==> flow/design.v (excerpt) <==
module main(
    input clk,
    input rst,
    input btnl,
	 input btnd,
	 input btnr,
	 input btnp,
	 input [3:0] speed,
    output [7:0] led,
	 output [6:0] seg,
	 output [3:0] an
    );
For scale: ~200 flip-flops.
clock: 4.22 ns
lec_check: 0
cap_margin: 20
cell_pad_in_sites_global_placement: 2
core_margin: 2
core_utilization: 58
cts_cluster_diameter: 272
cts_cluster_size: 27
max_routing_layer: met5
min_routing_layer: met1
place_density_lb_addon: 0.12
setup_slack_margin: 0.14
slew_margin: 0
run.sh (not shown) runs the stock make flow with config.mk's settings and CLKGATE_MAP_FILE=.
The starting point died in 3_1_place_gp_skip_io.
Next try:
Settings changed: CELL_PAD_IN_SITES_GLOBAL_PLACEMENT 2 to unset, CORE_UTILIZATION 58 to 30, CTS_CLUSTER_DIAMETER 272 to unset, CTS_CLUSTER_SIZE 27 to unset, MAX_ROUTING_LAYER met5 to unset, MIN_ROUTING_LAYER met1 to unset, PLACE_DENSITY_LB_ADDON 0.12 to unset, SETUP_SLACK_MARGIN 0.14 to unset, SLEW_MARGIN 0 to 20.
Clock period 4.22 ns to 4.05 ns, I/O delays scaled along.
The new run went through all stages and came out clean.
Die area came out higher by 90%.
Synthesized area does not change.
Synthesized cell count stays the same.
Next try:
Settings changed: ABC_AREA set to 1, CORE_UTILIZATION 30 to 72, CTS_CLUSTER_SIZE set to 90, PLACE_DENSITY_LB_ADDON set to 0.08, SETUP_SLACK_MARGIN set to 0.6.
Clock period 4.05 ns to 2.29 ns, I/O delays scaled along.
Effect: Cell count came out higher by 2.1%. Fmax came out higher by 34%. Setup slack loses 1100 ps. Via count came out higher by 21%. First-iteration DRC count came out higher by 71%. Cell area came out higher by 3.8%.
Next try:
Settings changed: CTS_CLUSTER_DIAMETER set to 366, CTS_CLUSTER_SIZE 90 to 10, PLACE_DENSITY_LB_ADDON 0.08 to unset, SETUP_SLACK_MARGIN 0.6 to 0.7.
Clock period 2.29 ns to 2.37 ns, I/O delays scaled along.
Outcome: The new run finished with timing, DRC and antenna clean; worst setup slack gets better by 150 ps; clock skew is about the same; combinational power drops by about 7%; wire length decreases by about 7%; power drops by 5.5%; area after synthesis does not change; utilization came out lower by 1.8 points; synthesized cell count does not change; via count is lower by 2.4%; design area drops by about 2%.
Next try:
Settings changed: ABC_AREA 1 to unset, CTS_CLUSTER_DIAMETER 366 to unset, CTS_CLUSTER_SIZE 10 to unset, SETUP_SLACK_MARGIN 0.7 to -0.19.
Clock period 2.37 ns to 2.34 ns, I/O delays scaled along.
What happened: This time the run finished but failed the layout checks on setup timing. Fmax drops by 23%. Non-clock buffer count rose by 8. Register-to-register slack is worse by 570 ps. Die area goes down by 3.2%.

========
## job 101
main again, from the RTL that the note above started with.
Settings: LEC_CHECK=0, ABC_AREA=0, CAP_MARGIN=30, CELL_PAD_IN_SITES_GLOBAL_PLACEMENT=0, CORE_ASPECT_RATIO=0.55, CORE_MARGIN=2, CORE_UTILIZATION=58, CTS_CLUSTER_SIZE=15, MAX_ROUTING_LAYER=met4, SLEW_MARGIN=0; clock period 2.36 ns.
The inputs of job 102 differ from those of job 101 as listed below.
# job 101
export LEC_CHECK = 0
export ABC_AREA = 0
export CAP_MARGIN = 30
export CELL_PAD_IN_SITES_GLOBAL_PLACEMENT = 0
export CORE_ASPECT_RATIO = 0.55
export CORE_MARGIN = 2
export CORE_UTILIZATION = 58
export CTS_CLUSTER_SIZE = 15
export MAX_ROUTING_LAYER = met4
export SLEW_MARGIN = 0
create_clock -name core_clock -period 2.36 [get_ports {clk}]
# job 102
export LEC_CHECK = 0
export ABC_AREA = 0
export CAP_MARGIN = 30
export CELL_PAD_IN_SITES_GLOBAL_PLACEMENT = 0
export CORE_ASPECT_RATIO = 0.55
export CORE_MARGIN = 2
export CORE_UTILIZATION = 57
export MAX_ROUTING_LAYER = met4
export PLACE_DENSITY_LB_ADDON = 0.09
export SETUP_SLACK_MARGIN = 0.89
export SLEW_MARGIN = 0
create_clock -name core_clock -period 3.03 [get_ports {clk}]
[summary]
- Die area | job 102 > job 101
- Sort job 101 and job 102 by sequential share of layout area, descending, and job 101 comes first.
- Job 102 reports its destination of the critical timing path as comparador.cambio[0] while job 101 reports comparador.cambio[2].
- Job 102 ends up with a routed wire length that is 1.1% higher than in job 101.
#### Input delta (job 103 over job 102)
# job 102
export LEC_CHECK = 0
export ABC_AREA = 0
export CAP_MARGIN = 30
export CELL_PAD_IN_SITES_GLOBAL_PLACEMENT = 0
export CORE_ASPECT_RATIO = 0.55
export CORE_MARGIN = 2
export CORE_UTILIZATION = 57
export MAX_ROUTING_LAYER = met4
export PLACE_DENSITY_LB_ADDON = 0.09
export SETUP_SLACK_MARGIN = 0.89
export SLEW_MARGIN = 0
create_clock -name core_clock -period 3.03 [get_ports {clk}]
# job 103
export LEC_CHECK = 0
export ABC_AREA = 0
export CAP_MARGIN = 30
export CELL_PAD_IN_SITES_GLOBAL_PLACEMENT = 0
export CORE_ASPECT_RATIO = 0.55
export CORE_MARGIN = 2
export CORE_UTILIZATION = 41
export CTS_CLUSTER_SIZE = 26
export GPL_TIMING_DRIVEN = 0
export HOLD_SLACK_MARGIN = 0.22
export MAX_ROUTING_LAYER = met4
export MIN_ROUTING_LAYER = met2
export PLACE_DENSITY_LB_ADDON = 0.19
export SLEW_MARGIN = 0
create_clock -name core_clock -period 5.55 [get_ports {clk}]
--- outcome ---
Job 103 finished every stage and its layout cleared the timing, DRC and antenna checks. Looking at critical setup path kind, the in2reg result is from job 103; the reg2reg one comes from job 102. Taking job 102 as the reference, in job 103 total power fell about 40%, length of routed met3 wiring increased about 1100%, largest net degree at the start of global routing now smaller. In the reports for job 103 and job 102, the larger sequential power share belongs to job 102. Total wire length | job 103 below job 102. Job 103 vs. job 102: detailed-route vias per instance grew by about 25%, overall die area shows an increase of about 38%, clock-pin slew on the worst setup and hold paths now sits at about the same level. Re final cell count: job 103 and job 102 aren't equal, and the lower value belongs to job 102. Met2 track demand over resource: job 103 < job 102. Between job 103 and job 102, it is job 103 whose global routing met1 resource utilization is lower, by 29 points.
Input-level comparison between job 104 and job 103:
# job 103
export LEC_CHECK = 0
export ABC_AREA = 0
export CAP_MARGIN = 30
export CELL_PAD_IN_SITES_GLOBAL_PLACEMENT = 0
export CORE_ASPECT_RATIO = 0.55
export CORE_MARGIN = 2
export CORE_UTILIZATION = 41
export CTS_CLUSTER_SIZE = 26
export GPL_TIMING_DRIVEN = 0
export HOLD_SLACK_MARGIN = 0.22
export MAX_ROUTING_LAYER = met4
export MIN_ROUTING_LAYER = met2
export PLACE_DENSITY_LB_ADDON = 0.19
export SLEW_MARGIN = 0
create_clock -name core_clock -period 5.55 [get_ports {clk}]
# job 104
export LEC_CHECK = 0
export ABC_AREA = 0
export CAP_MARGIN = 30
export CELL_PAD_IN_SITES_GLOBAL_PLACEMENT = 0
export CORE_ASPECT_RATIO = 1.02
export CORE_MARGIN = 2
export CORE_UTILIZATION = 72
export CTS_CLUSTER_DIAMETER = 45
export MAX_ROUTING_LAYER = met4
export PLACE_DENSITY_LB_ADDON = 0.19
export SETUP_SLACK_MARGIN = 0.16
export SLEW_MARGIN = 0
create_clock -name core_clock -period 2.27 [get_ports {clk}]
==> comparison <==
Job 104 vs job 103 — largest incremental delay on the critical path dropped 50 ps.
Looking at global routing usage on met1, job 104 sits 32 points higher than job 103 does.
On job 104: post-route clock period utilization is 43 points higher than what job 103 gave.
In the flow results for job 104 and job 103, the cell count of the worst reg-to-reg path is smaller on job 103.
Area fraction in mux cells: job 103 vs job 104 — no meaningful difference
There was hardly any difference in part of the power in combinational logic between job 103 and job 104.
Changes observed in job 104 relative to job 103: sum of routed wire length over all layers went up about 12%, area overhead of the layout relative to synthesis went up 2.7 points, routed wire length on met2 went up about 19%, share of total power in the clock network went up 2.0 points.
What job 104 reported for leakage dissipation has to be multiplied by 0.949 to get the figure for job 103.
Run comparison: job 103 main power-consuming group registers; job 104 main power-consuming group the clock network
Power figures rest on the tool's default switching activity, not on a simulated workload.
